==> inputs of run R <==
==> flow/design.v <==
module SIGNAL_GENERATOR_ANALYZER_ONE_WIRE
(
	input CLK_100MHz,
	input rst,
	input  	MUAFR_MISO_P,
	input  	MUAFR_MISO_N,
	input 	enable_generate,
	output logic [11: 0] test_cnt_1,
	output logic [11: 0] test_cnt_0
);
localparam ITERATION = 1004; 
logic [3: 0] prev_MUAFR_MISO_P;
logic [3: 0] prev_MUAFR_MISO_N;
always @(posedge CLK_100MHz)
begin
	if (rst)
	begin
		prev_MUAFR_MISO_P <= 4'h0;
		prev_MUAFR_MISO_N <= 4'h0;
	end else
	begin
	prev_MUAFR_MISO_P[3] <= prev_MUAFR_MISO_P[2];
	prev_MUAFR_MISO_P[2] <= prev_MUAFR_MISO_P[1];
	prev_MUAFR_MISO_P[1] <= prev_MUAFR_MISO_P[0];
	prev_MUAFR_MISO_P[0] <= MUAFR_MISO_P;
	prev_MUAFR_MISO_N[3] <= prev_MUAFR_MISO_N[2];
	prev_MUAFR_MISO_N[2] <= prev_MUAFR_MISO_N[1];
	prev_MUAFR_MISO_N[1] <= prev_MUAFR_MISO_N[0];
	prev_MUAFR_MISO_N[0] <= MUAFR_MISO_N;
	end
end
logic [15: 0] cnt_analyzer;
logic [11: 0] cnt_skew_P;
logic [11: 0] cnt_skew_N;
always @(posedge CLK_100MHz)
begin
	if (rst)
	begin
		cnt_skew_P <= 0;
		cnt_skew_N <= 0;
		cnt_analyzer <= 0;
		test_cnt_1 <= 0;
		test_cnt_0 <= 0;
	end else
	if (enable_generate == 0)
		begin
			if ((~prev_MUAFR_MISO_P[2] & MUAFR_MISO_P) | (prev_MUAFR_MISO_P[2] & ~MUAFR_MISO_P))
				cnt_skew_P <= cnt_skew_P + 1;
			if ((~prev_MUAFR_MISO_N[2] & MUAFR_MISO_N) | (prev_MUAFR_MISO_N[2] & ~MUAFR_MISO_N))
				cnt_skew_N <= cnt_skew_N + 1;
			if (cnt_analyzer == (ITERATION - 2))
			begin
				cnt_skew_N <= 0;
				cnt_skew_P <= 0;
				test_cnt_1 <= cnt_skew_P;
				test_cnt_0 <= cnt_skew_N;
			end
			if (cnt_analyzer == ITERATION)
				cnt_analyzer <= 0;
			else
				cnt_analyzer <= cnt_analyzer + 1;
		end else
		begin
			cnt_skew_P <= 0;
			cnt_skew_N <= 0;
			cnt_analyzer <= 0;
		end
end
endmodule
module SIGNAL_GENERATOR_ANALYZER
(
	input CLK_100MHz,
	input rst,
	output logic [15:0] MUAFR_MOSI_P,
	output [15:0] MUAFR_MOSI_N,
	input  logic [15:0] MUAFR_MISO_P,
	input  logic [15:0] MUAFR_MISO_N,
	input enable_generate,
	output logic [15:0] status_wire,
	output [15:0] status_gen
);
logic kz;
logic kz_P;
logic kz_N;
logic [15: 0] status_gen_P;
logic [15: 0] status_gen_N;
assign status_gen [15: 0] = status_gen_P [15: 0] & status_gen_N [15: 0];
assign kz = kz_N & kz_P;
localparam cnt_ETALON_GEN_min = 20;
localparam cnt_ETALON_GEN_max = 250;
assign MUAFR_MOSI_N [15: 0]  = ~ MUAFR_MOSI_P [15: 0];
localparam ITERATION = 102;
logic [2: 0] prev_flag_signal_P;
logic [7: 0] cnt_kz_signal_P;
logic [7: 0] cnt_kz_signal_N;
logic [15: 0] fail;
logic [3: 0] j;
logic flag_signal_P;
logic [9: 0] cnt_true_channel [15: 0];
logic [9: 0] cnt_status_true;
wire [8:0] test_cnt_1 [15: 0];
wire [8:0] test_cnt_0 [15: 0];
genvar i;
generate
	for (i = 0; i < 16; i = i + 1)
	begin : generator
		wire [11:0] full_cnt_1;
		wire [11:0] full_cnt_0;
		SIGNAL_GENERATOR_ANALYZER_ONE_WIRE signal_generator_analyzer_one_wire
		(
			.CLK_100MHz(CLK_100MHz),
			.rst(rst),
			.enable_generate(enable_generate),
			.MUAFR_MISO_P(MUAFR_MISO_P[i]),
			.MUAFR_MISO_N(MUAFR_MISO_N[i]),
			.test_cnt_1(full_cnt_1),
			.test_cnt_0(full_cnt_0)
		);
		assign test_cnt_1[i] = full_cnt_1[8:0];
		assign test_cnt_0[i] = full_cnt_0[8:0];
	always @(posedge CLK_100MHz)
	if (rst)
		status_gen_P [i] <= 0;
	else if (enable_generate == 0)
		if ((test_cnt_1 [i] > cnt_ETALON_GEN_min - 1) & (test_cnt_1 [i] < cnt_ETALON_GEN_max + 1))
			status_gen_P [i] <= 1;
		else
			status_gen_P [i] <= 0;
	always @(posedge CLK_100MHz)
	if (rst)
		status_gen_N [i] <= 0;
	else if (enable_generate == 0)
		if ((test_cnt_0 [i] > cnt_ETALON_GEN_min - 1) & (test_cnt_0 [i] < cnt_ETALON_GEN_max + 1))
			status_gen_N [i] <= 1;
		else
			status_gen_N [i] <= 0;
	end
endgenerate
integer k;
always @(posedge CLK_100MHz)
begin
	if (rst)
	begin
		MUAFR_MOSI_P <= 16'h0;
		prev_flag_signal_P <= 3'b0;
		cnt_kz_signal_P <= 0;
		cnt_kz_signal_N <= 0;
		kz_P <= 0;
		kz_N <= 0;
		fail <= 16'hFFFF;
		j <= 0;
		flag_signal_P <= 1;
		for (k = 0; k < 16; k = k + 1)
			cnt_true_channel [k] <= 0;
		cnt_status_true <= 0;
		status_wire <= 16'h0;
	end else
	if (enable_generate == 1)
	begin
		if (flag_signal_P == 1)		 
		begin
			if (prev_flag_signal_P [0] != flag_signal_P)
			begin
				MUAFR_MOSI_P [15: 0] <= 16'h0;
			end else
			begin
				MUAFR_MOSI_P [j] <= ((cnt_status_true  < (ITERATION - 6)) & (cnt_status_true >= 0)) ? 1 : 0;
			end
		end	else
		begin
			if (prev_flag_signal_P [0] != flag_signal_P)
			begin
				MUAFR_MOSI_P [15: 0] <= 16'hFFFF;
			end else
			begin
				MUAFR_MOSI_P [j] <= ((cnt_status_true  < (ITERATION - 6)) & (cnt_status_true >= 0)) ? 0 : 1;
			end
		end
		prev_flag_signal_P [2] <= prev_flag_signal_P [1];
		prev_flag_signal_P [1] <= prev_flag_signal_P [0];
		prev_flag_signal_P [0] <= flag_signal_P;
		if (cnt_status_true  == (ITERATION - 3))  
		begin
			j <= j + 1;
			cnt_status_true <= 0;
			if (j == 15)
				flag_signal_P <= flag_signal_P + 1;
			if (fail[j] == 0)
				status_wire [j] <= 1;
			else
				status_wire [j] <= 0;
		end else
			cnt_status_true <= cnt_status_true + 1;
		if ((cnt_status_true  == (ITERATION - 4)) & (flag_signal_P == 0))  
			if ((cnt_true_channel [j] > (ITERATION >> 1)) & (cnt_true_channel [j] < (ITERATION << 1)) & (kz == 1))
				fail[j] <= 0;
			else
				fail[j] <= 1;
		if ((cnt_status_true  > (ITERATION - 7)) & (flag_signal_P == 0))  
			if (cnt_kz_signal_P > (ITERATION - 15))
				kz_P <= 1;
			else
				kz_P <= 0;
		if ((cnt_status_true  > (ITERATION - 7)) & (flag_signal_P == 0))	 
			if (cnt_kz_signal_N > (ITERATION - 15))
				kz_N <= 1;
			else
				kz_N <= 0;
		if (cnt_status_true  == (ITERATION - 4))  
			cnt_true_channel [j] <= 0;
		else
			if ((MUAFR_MISO_P [j] == flag_signal_P) & (MUAFR_MISO_N [j] != flag_signal_P))
				cnt_true_channel [j] <= cnt_true_channel [j] + 1;
		if (cnt_status_true  == (ITERATION - 4))  
			cnt_kz_signal_P <= 0;
		else
			if (((MUAFR_MISO_P [0] == MUAFR_MISO_P [j]) + (MUAFR_MISO_P [1] == MUAFR_MISO_P [j]) + (MUAFR_MISO_P [2] == MUAFR_MISO_P [j]) + (MUAFR_MISO_P [3] == MUAFR_MISO_P [j]) + (MUAFR_MISO_P [4] == MUAFR_MISO_P [j]) + (MUAFR_MISO_P [5] == MUAFR_MISO_P [j]) + (MUAFR_MISO_P [6] == MUAFR_MISO_P [j]) + (MUAFR_MISO_P [7] == MUAFR_MISO_P [j]) + (MUAFR_MISO_P [8] == MUAFR_MISO_P [j]) + (MUAFR_MISO_P [9] == MUAFR_MISO_P [j]) + (MUAFR_MISO_P [10] == MUAFR_MISO_P [j]) + (MUAFR_MISO_P [11] == MUAFR_MISO_P [j]) + (MUAFR_MISO_P [12] == MUAFR_MISO_P [j]) + (MUAFR_MISO_P [13] == MUAFR_MISO_P [j])) == 1)
				cnt_kz_signal_P <= cnt_kz_signal_P + 1;
		if (cnt_status_true  == (ITERATION - 3)) 
			cnt_kz_signal_N <= 0;
		else
			if (((MUAFR_MISO_N [0] == MUAFR_MISO_N [j]) + (MUAFR_MISO_N [1] == MUAFR_MISO_N [j]) + (MUAFR_MISO_N [2] == MUAFR_MISO_N [j]) + (MUAFR_MISO_N [3] == MUAFR_MISO_N [j]) + (MUAFR_MISO_N [4] == MUAFR_MISO_N [j]) + (MUAFR_MISO_N [5] == MUAFR_MISO_N [j]) + (MUAFR_MISO_N [6] == MUAFR_MISO_N [j]) + (MUAFR_MISO_N [7] == MUAFR_MISO_N [j]) + (MUAFR_MISO_N [8] == MUAFR_MISO_N [j]) + (MUAFR_MISO_N [9] == MUAFR_MISO_N [j]) + (MUAFR_MISO_N [10] == MUAFR_MISO_N [j]) + (MUAFR_MISO_N [11] == MUAFR_MISO_N [j]) + (MUAFR_MISO_N [12] == MUAFR_MISO_N [j]) + (MUAFR_MISO_N [13] == MUAFR_MISO_N [j])) > 13)
				cnt_kz_signal_N <= cnt_kz_signal_N + 1;
		end else
		begin
			j <= 0;
			cnt_true_channel [j] <= 0;
			cnt_status_true <= 0;
			flag_signal_P <= 0;
			MUAFR_MOSI_P <= 16'h0;
		end
end
endmodule
==> flow/run.sh <==
#!/bin/bash
# the make line also repeats each setting of config.mk as NAME=value (left out here)
make -C /OpenROAD-flow-scripts/flow DESIGN_CONFIG=/design/flow/config.mk WORK_HOME=/design/flow/orfs CLKGATE_MAP_FILE= finish
==> flow/config.mk <==
export PLATFORM = sky130hd
export DESIGN_NAME = SIGNAL_GENERATOR_ANALYZER
export DESIGN_NICKNAME = SIGNAL_GENERATOR_ANALYZER
export VERILOG_FILES = /design/flow/design.v
export SDC_FILE = /design/flow/constraint.sdc
export NUM_CORES = 4
export LEC_CHECK = 0
export ABC_AREA = 0
export CAP_MARGIN = 20
export CELL_PAD_IN_SITES_DETAIL_PLACEMENT = 1
export CELL_PAD_IN_SITES_GLOBAL_PLACEMENT = 3
export CORE_MARGIN = 5
export CORE_UTILIZATION = 17
export CTS_CLUSTER_DIAMETER = 74
export CTS_CLUSTER_SIZE = 32
export GPL_TIMING_DRIVEN = 0
export HOLD_SLACK_MARGIN = 0.08
export MIN_ROUTING_LAYER = met2
export PLACE_DENSITY_LB_ADDON = 0.21
export SETUP_SLACK_MARGIN = 1.15
export SLEW_MARGIN = 20
export TNS_END_PERCENT = 40
==> flow/constraint.sdc <==
create_clock -name core_clock -period 7.09 [get_ports {CLK_100MHz}]
set_input_delay 1.4180 -clock core_clock [delete_from_list [all_inputs] [get_ports {CLK_100MHz}]]
set_output_delay 1.4180 -clock core_clock [all_outputs]
set_load 0.01 [all_outputs]
==> run B (differences from run R) <==
Settings changed: ABC_AREA 0 to not set, CORE_MARGIN 5 to 10, CORE_UTILIZATION 17 to 40, CTS_CLUSTER_DIAMETER 74 to 142, CTS_CLUSTER_SIZE 32 to not set, GPL_TIMING_DRIVEN 0 to not set, HOLD_SLACK_MARGIN 0.08 to not set, PLACE_DENSITY_LB_ADDON 0.21 to not set, SETUP_SLACK_MARGIN 1.15 to 2.6, TNS_END_PERCENT 40 to not set.
==> flow/constraint.sdc (replaced) <==
create_clock -name core_clock -period 10.0 [get_ports {CLK_100MHz}]
set_input_delay 2.0000 -clock core_clock [delete_from_list [all_inputs] [get_ports {CLK_100MHz}]]
set_output_delay 2.0000 -clock core_clock [all_outputs]
set_load 0.01 [all_outputs]
==> run G (differences from run R) <==
Settings changed: ABC_AREA 0 to not set, CELL_PAD_IN_SITES_DETAIL_PLACEMENT 1 to not set, CELL_PAD_IN_SITES_GLOBAL_PLACEMENT 3 to not set, CORE_MARGIN 5 to 2, CORE_UTILIZATION 17 to 45, CTS_CLUSTER_DIAMETER 74 to not set, CTS_CLUSTER_SIZE 32 to not set, GPL_TIMING_DRIVEN 0 to not set, HOLD_SLACK_MARGIN 0.08 to not set, MIN_ROUTING_LAYER met2 to not set, PLACE_DENSITY_LB_ADDON 0.21 to not set, SETUP_SLACK_MARGIN 1.15 to not set, TNS_END_PERCENT 40 to not set.
==> flow/constraint.sdc (replaced) <==
create_clock -name core_clock -period 5.22 [get_ports {CLK_100MHz}]
set_input_delay 1.0440 -clock core_clock [delete_from_list [all_inputs] [get_ports {CLK_100MHz}]]
set_output_delay 1.0440 -clock core_clock [all_outputs]
set_load 0.01 [all_outputs]
==> notes <==
Between run B and run R, the lower combinational power is in run B (gap 44%, measured against run R).
Worst hold slack, highest first: run R, run B, run G.
The lowest non-clock buffer count belongs to run B, the highest to run R.
Run G finished with negative setup slack left. Run R completed with no timing, DRC or antenna violations. Run B went through all stages and came out clean.
Routed wire length, lowest first: run G, run B, run R.
Flip-flop count is the same in run G and run R.
Of run G and run R, run G has the higher sequential share of layout area (gap 2.1 points).
In run G the first-iteration DRC count is smaller than in run R, by 40%.
Of run R and run G, run R has the higher cell count (gap about 36%, measured against run G).
In synthesized area, run B and run R do not differ.
Power figures rest on the tool's default switching activity, not on a simulated workload.
